==> inputs of try-nickel <==
==> flow/design.v <==
module regfile #(
    parameter width = 16, 
    parameter num_regs = 16, 
    parameter num_inputs = 4,
    parameter total_inputs = num_inputs + num_inputs)(
    input wire clk,
    input wire reset,
    input wire ren,
    output reg [(total_inputs+1)*width-1:0] r_data,
    output reg r_data_vld,
    input wire wen1,
    input wire [num_inputs*width-1:0] w_data1,
    output reg wr_ack1,
    input wire wen2,
    input wire [num_inputs*width-1:0] w_data2,
    output reg wr_ack2,
    input wire wen3,
    input wire [width-1:0] w_data3,
    output reg wr_ack3
);
    reg [width-1:0] registers [0:num_regs-1];
    always @(*) begin
        if (ren) begin
            for (int i = 0; i <= total_inputs; i += 1 ) begin
                r_data[i*width +: width] = registers[i];  
            end
            r_data_vld = 1'b1;
        end else begin
            for (int i = 0; i <= total_inputs; i += 1) begin
                r_data[i*width +: width] = {width{1'b0}};  
            end
            r_data_vld = 1'b0;
        end
    end
    always @(posedge clk) begin
        wr_ack1 <= 1'b0;
        wr_ack2 <= 1'b0;
        wr_ack3 <= 1'b0;
        if (reset) begin
            for (int i = 0; i < num_regs; i = i + 1) begin
                registers[i] <= {width{1'b0}};
            end
        end else if (!ren) begin
            if (wen1) begin
                for (int i = 0; i < num_inputs; i += 1) begin
                    registers[i] <= w_data1[i*width +: width]; 
                end
                wr_ack1 <= 1'b1;
            end
            if (wen2) begin
                for (int i = 0; i < num_inputs; i += 1) begin
                    registers[i + num_inputs] <= w_data2[i*width +: width]; 
                end
                wr_ack2 <= 1'b1;
            end
            if (wen3) begin
                registers[total_inputs] <= w_data3;
                wr_ack3 <= 1'b1;
            end
        end
    end
endmodule
`timescale 1ns/1ps
module mem #(
    parameter width = 16,
    parameter num_regs = 16,
    parameter num_inputs = 4,
    parameter total_inputs = num_inputs + num_inputs
) (
    input wire clk,
    input wire reset,
    input wire on_off,  
    input wire write_en1,  
    output reg write_rdy1,
    input wire [num_inputs*width-1:0] w_data_in1,
    output wire write_ack1,
    input wire write_en2,  
    output reg write_rdy2,
    input wire [num_inputs*width-1:0] w_data_in2,
    output wire write_ack2,
    input wire write_en3,  
    output reg write_rdy3,
    input wire [width-1:0] w_data_in3,
    output wire write_ack3,
    output wire [width-1:0] config_in,
    output wire [total_inputs*width-1:0] adder_inputs,
    output wire on_off_vector_fu,  
    output wire r_data_vld
);
    reg write_reg_en1, write_reg_en2, write_reg_en3;
    wire [(total_inputs+1)*width-1:0] r_data_out;
    wire read_reg_en, writing;
    wire write_ack_wire1, write_ack_wire2, write_ack_wire3;
    always @(posedge clk) begin
        if (reset) begin
            write_reg_en1 <= 0;
            write_reg_en2 <= 0;
            write_reg_en3 <= 0;
            write_rdy1 <= 1'b1;
            write_rdy2 <= 1'b1;
            write_rdy3 <= 1'b1;
        end else begin
            write_reg_en1 <= 0;
            write_reg_en2 <= 0;
            write_reg_en3 <= 0;
            if (!on_off) begin
                write_rdy1 <= (!write_en1) ? 1'b1 : 1'b0;
                write_rdy2 <= (!write_en2) ? 1'b1 : 1'b0;
                write_rdy3 <= (!write_en3) ? 1'b1 : 1'b0;
                if (write_en1 && !write_ack1) 
                    write_reg_en1 <= 1;
                if (write_en2 && !write_ack2) 
                    write_reg_en2 <= 1;
                if (write_en3 && !write_ack3) 
                    write_reg_en3 <= 1;
            end else begin
                write_rdy1 <= 1'b0;
                write_rdy2 <= 1'b0;
                write_rdy3 <= 1'b0;
            end
        end
    end
    assign writing = (write_en1 || write_en2 || write_en3);
    assign write_ack1 = write_ack_wire1;
    assign write_ack2 = write_ack_wire2;
    assign write_ack3 = write_ack_wire3;
    assign on_off_vector_fu = on_off && !writing;
    assign read_reg_en = on_off_vector_fu;
    assign config_in = r_data_out[total_inputs*width +: width];
    genvar i;
    generate
        for (i = 0; i < total_inputs; i = i + 1) begin
            assign adder_inputs[i*width +: width] = r_data_out[i*width +: width];
        end
    endgenerate
    regfile #(
        .width(width),
        .num_regs(num_regs),
        .num_inputs(num_inputs)
    ) regfile1 (
        .clk(clk),
        .reset(reset),
        .ren(read_reg_en),
        .r_data(r_data_out),
        .r_data_vld(r_data_vld),
        .wen1(write_reg_en1),
        .w_data1(w_data_in1),
        .wr_ack1(write_ack_wire1),
        .wen2(write_reg_en2),
        .w_data2(w_data_in2),
        .wr_ack2(write_ack_wire2),
        .wen3(write_reg_en3),
        .w_data3(w_data_in3),
        .wr_ack3(write_ack_wire3)
    );
endmodule
module half_adder #(parameter width = 16) (
    input wire clk,
    input wire reset,
    input wire [width-1:0] a,
    input wire [width-1:0] b,
    output reg [width-1:0] c,
    output reg carry_out,
    output reg ack,
    input wire on_off
);
    always @(posedge clk) begin
        if (reset || !on_off) begin
            c <= {width{1'b0}};
            carry_out <= 1'b0;
            ack <= 1'b0;
        end else begin
            {carry_out, c} = a + b;
            ack <= 1'b1;
        end
    end
endmodule
module full_adder #(parameter width = 16) (
    input wire clk,
    input wire reset,
    input wire [width-1:0] a,
    input wire [width-1:0] b,
    input wire carry_in,
    output reg [width-1:0] c,
    output reg carry_out,
    output reg ack,
    input wire carry_listen,
    input wire on_off
);
    always @(posedge clk) begin
        if (reset || !on_off) begin
            c <= {width{1'b0}};
            carry_out <= 1'b0;
            ack <= 1'b0;
        end else begin
            if (carry_listen) begin
                {carry_out, c} = a + b + carry_in;
                ack <= 1'b1;
            end else begin
                {carry_out, c} = a + b;
                ack <= 1'b1;
            end
        end
    end
endmodule
`timescale 1ns/1ps
module adder_fu #(
    parameter width = 16,
    parameter num_inputs = 4,
    parameter total_inputs = num_inputs + num_inputs
) (
    input wire clk,
    input wire reset,
    input wire [total_inputs*width-1:0] inputs,
    input wire on_off,
    input wire [15:0] config_in,
    output wire [num_inputs*width-1:0] outputs,
    output wire [3:0] dest_info,
    output wire ack
);
    wire carry1, carry2, carry3, carry4;
    wire ack1, ack2, ack3, ack4;
    reg a1_on_off, a2_on_off, a3_on_off, a4_on_off;
    wire [1:0] adder_config;
    assign adder_config = config_in[1:0];
    assign dest_info = config_in[5:2];
    always @(posedge clk) begin
        if (reset) begin
            a1_on_off <= 1'b0;
            a2_on_off <= 1'b0;
            a3_on_off <= 1'b0;
            a4_on_off <= 1'b0;
        end else if (on_off) begin
            case (adder_config)
                2'd0: begin  
                    a1_on_off <= 1'b1;
                    a2_on_off <= 1'b1;
                    a3_on_off <= 1'b1;
                    a4_on_off <= 1'b1;
                end
                2'd1: begin  
                    a1_on_off <= 1'b1;
                    a2_on_off <= a1_on_off;
                    a3_on_off <= 1'b1;
                    a4_on_off <= a3_on_off;
                end
                2'd3: begin  
                    a1_on_off <= 1'b1;
                    a2_on_off <= a1_on_off;
                    a3_on_off <= a2_on_off;
                    a4_on_off <= a3_on_off;
                end
                default: begin
                    a1_on_off <= 1'b0;
                    a2_on_off <= 1'b0;
                    a3_on_off <= 1'b0;
                    a4_on_off <= 1'b0;
                end
            endcase
        end else begin
                a1_on_off <= 1'b0;
                a2_on_off <= 1'b0;
                a3_on_off <= 1'b0;
                a4_on_off <= 1'b0;
        end
    end
    assign ack = ack4;
    half_adder #( .width(width) ) adder1 (
        .clk(clk),
        .reset(reset),
        .a(inputs[0*width +: width]),
        .b(inputs[4*width +: width]),
        .c(outputs[0*width +: width]),
        .carry_out(carry1),
        .ack(ack1),
        .on_off(a1_on_off)
    );
    full_adder #( .width(width) ) adder2 (
        .clk(clk),
        .reset(reset),
        .a(inputs[1*width +: width]),
        .b(inputs[5*width +: width]),
        .c(outputs[1*width +: width]),
        .carry_in(carry1),
        .carry_out(carry2),
        .carry_listen(config_in[0]),
        .on_off(a2_on_off),
        .ack(ack2)
    );
    full_adder #( .width(width) ) adder3 (
        .clk(clk),    
        .reset(reset),
        .a(inputs[2*width +: width]),
        .b(inputs[6*width +: width]),
        .c(outputs[2*width +: width]),
        .carry_in(carry2),
        .carry_out(carry3),
        .carry_listen(config_in[1]),
        .on_off(a3_on_off),
        .ack(ack3)
    );
    full_adder #( .width(width) ) adder4 (
        .clk(clk),
        .reset(reset),
        .a(inputs[3*width +: width]),
        .b(inputs[7*width +: width]),
        .c(outputs[3*width +: width]),
        .carry_in(carry3),
        .carry_out(carry4),
        .carry_listen(config_in[0]),
        .on_off(a4_on_off),
        .ack(ack4)
    );
endmodule
`timescale 1ns/1ps
module v_tile #(
    parameter width = 16,  
    parameter num_inputs = 4,  
    parameter num_regs = 16,  
    parameter total_inputs = num_inputs + num_inputs  
) (
    input wire clk,
    input wire reset,
    input wire on_off,  
    input wire write_en1,  
    output wire write_rdy1,
    input wire [num_inputs*width-1:0] w_data_in1,  
    output wire write_ack1,
    input wire write_en2,  
    output wire write_rdy2,
    input wire [num_inputs*width-1:0] w_data_in2,  
    output wire write_ack2,
    input wire write_en3,  
    output wire write_rdy3,
    input wire [width-1:0] w_data_in3,
    output wire write_ack3,
    output wire [num_inputs*width-1:0] adder_outputs,  
    output wire [3:0] dest_info,
    output wire adder_ack
);
    wire [total_inputs*width-1:0] adder_inputs;
    wire on_off_vector_fu;
    wire [15:0] config_in;
    mem #(
        .width(width),
        .num_regs(num_regs),
        .num_inputs(num_inputs)
    ) mem_inst (
        .clk(clk),
        .reset(reset),
        .on_off(on_off),
        .write_en1(write_en1),
        .write_rdy1(write_rdy1),
        .w_data_in1(w_data_in1),
        .write_ack1(write_ack1),
        .write_en2(write_en2),
        .write_rdy2(write_rdy2),
        .w_data_in2(w_data_in2),
        .write_ack2(write_ack2),
        .write_en3(write_en3),
        .write_rdy3(write_rdy3),
        .w_data_in3(w_data_in3),
        .write_ack3(write_ack3),
        .config_in(config_in),
        .adder_inputs(adder_inputs),
        .on_off_vector_fu(on_off_vector_fu)
    );
    adder_fu #(
        .width(width),
        .num_inputs(num_inputs)
    ) adder_fu_inst (
        .clk(clk),
        .reset(reset),
        .inputs(adder_inputs),  
        .on_off(on_off_vector_fu),  
        .config_in(config_in),
        .outputs(adder_outputs),
        .dest_info(dest_info),
        .ack(adder_ack)
    );
endmodule
==> flow/run.sh <==
#!/bin/bash
# the make line also repeats each setting of config.mk as NAME=value (left out here)
make -C /OpenROAD-flow-scripts/flow DESIGN_CONFIG=/design/flow/config.mk WORK_HOME=/design/flow/orfs CLKGATE_MAP_FILE= finish
==> flow/config.mk <==
export PLATFORM = sky130hd
export DESIGN_NAME = v_tile
export DESIGN_NICKNAME = v_tile
export VERILOG_FILES = /design/flow/design.v
export SDC_FILE = /design/flow/constraint.sdc
export NUM_CORES = 4
export LEC_CHECK = 0
export CAP_MARGIN = 20
export CELL_PAD_IN_SITES_DETAIL_PLACEMENT = 0
export CORE_MARGIN = 2
export CORE_UTILIZATION = 70
export CTS_CLUSTER_DIAMETER = 29
export CTS_CLUSTER_SIZE = 48
export MAX_ROUTING_LAYER = met5
export PLACE_DENSITY_LB_ADDON = 0.25
export SETUP_SLACK_MARGIN = 1.31
export SLEW_MARGIN = 40
export TNS_END_PERCENT = 45
==> flow/constraint.sdc <==
create_clock -name core_clock -period 4.74 [get_ports {clk}]
set_input_delay 0.9480 -clock core_clock [delete_from_list [all_inputs] [get_ports {clk}]]
set_output_delay 0.9480 -clock core_clock [all_outputs]
set_load 0.01 [all_outputs]
==> try-ember (differences from try-nickel) <==
==> flow/config.mk (replaced) <==
export PLATFORM = sky130hd
export DESIGN_NAME = v_tile
export DESIGN_NICKNAME = v_tile
export VERILOG_FILES = /design/flow/design.v
export SDC_FILE = /design/flow/constraint.sdc
export NUM_CORES = 4
export LEC_CHECK = 0
export ABC_AREA = 1
export CAP_MARGIN = 20
export CORE_MARGIN = 5
export CORE_UTILIZATION = 40
export GPL_ROUTABILITY_DRIVEN = 0
export MIN_ROUTING_LAYER = met2
export SLEW_MARGIN = 20
==> flow/constraint.sdc (replaced) <==
create_clock -name core_clock -period 4.5 [get_ports {clk}]
set_input_delay 0.9000 -clock core_clock [delete_from_list [all_inputs] [get_ports {clk}]]
set_output_delay 0.9000 -clock core_clock [all_outputs]
set_load 0.01 [all_outputs]
==> results <==
Post-Syn Instances: try-ember 1831; try-nickel 1483
Net Count, Synth: try-ember 2054; try-nickel 1706
Cell count listed in synth_stat.txt: try-ember 1831; try-nickel 1483
Synth mux share: try-ember 0%; try-nickel 0.193%
Synth Area in Compound Gates: try-ember 18.3%; try-nickel 18.4%
Initial cell density of the core: try-ember 40.6%; try-nickel 70.9%
Xor/xnor cell area share of the yosys netlist: try-ember 0.219%; try-nickel 4.74%
Die outline area: try-ember 33600 sq um; try-nickel 17700 sq um
Adder-Cell Fraction of Synth Area: try-ember 7.85%; try-nickel 8.10%
Summed instance area of the synthesized netlist: try-ember 12000 sq um; try-nickel 11600 sq um
Sequential element share of the synthesized area: try-ember 35.8%; try-nickel 37.0%
Number of cells in the design after placement: try-ember 2394; try-nickel 1908
HPWL Detailed: try-ember 26000 um; try-nickel 24200 um
Result of the run: try-ember timing/DRC/antenna clean; try-nickel stopped before the end
Failing step: try-ember -; try-nickel clock tree synthesis (4_1_cts)
Std cell rows: try-ember 63; try-nickel 47
Standard cell core area: try-ember 29600 sq um; try-nickel 16400 sq um
Cell Area, Placed: try-ember 14600 sq um; try-nickel 14400 sq um
Area figure in the yosys stat output: try-ember 12000 sq um; try-nickel 11600 sq um
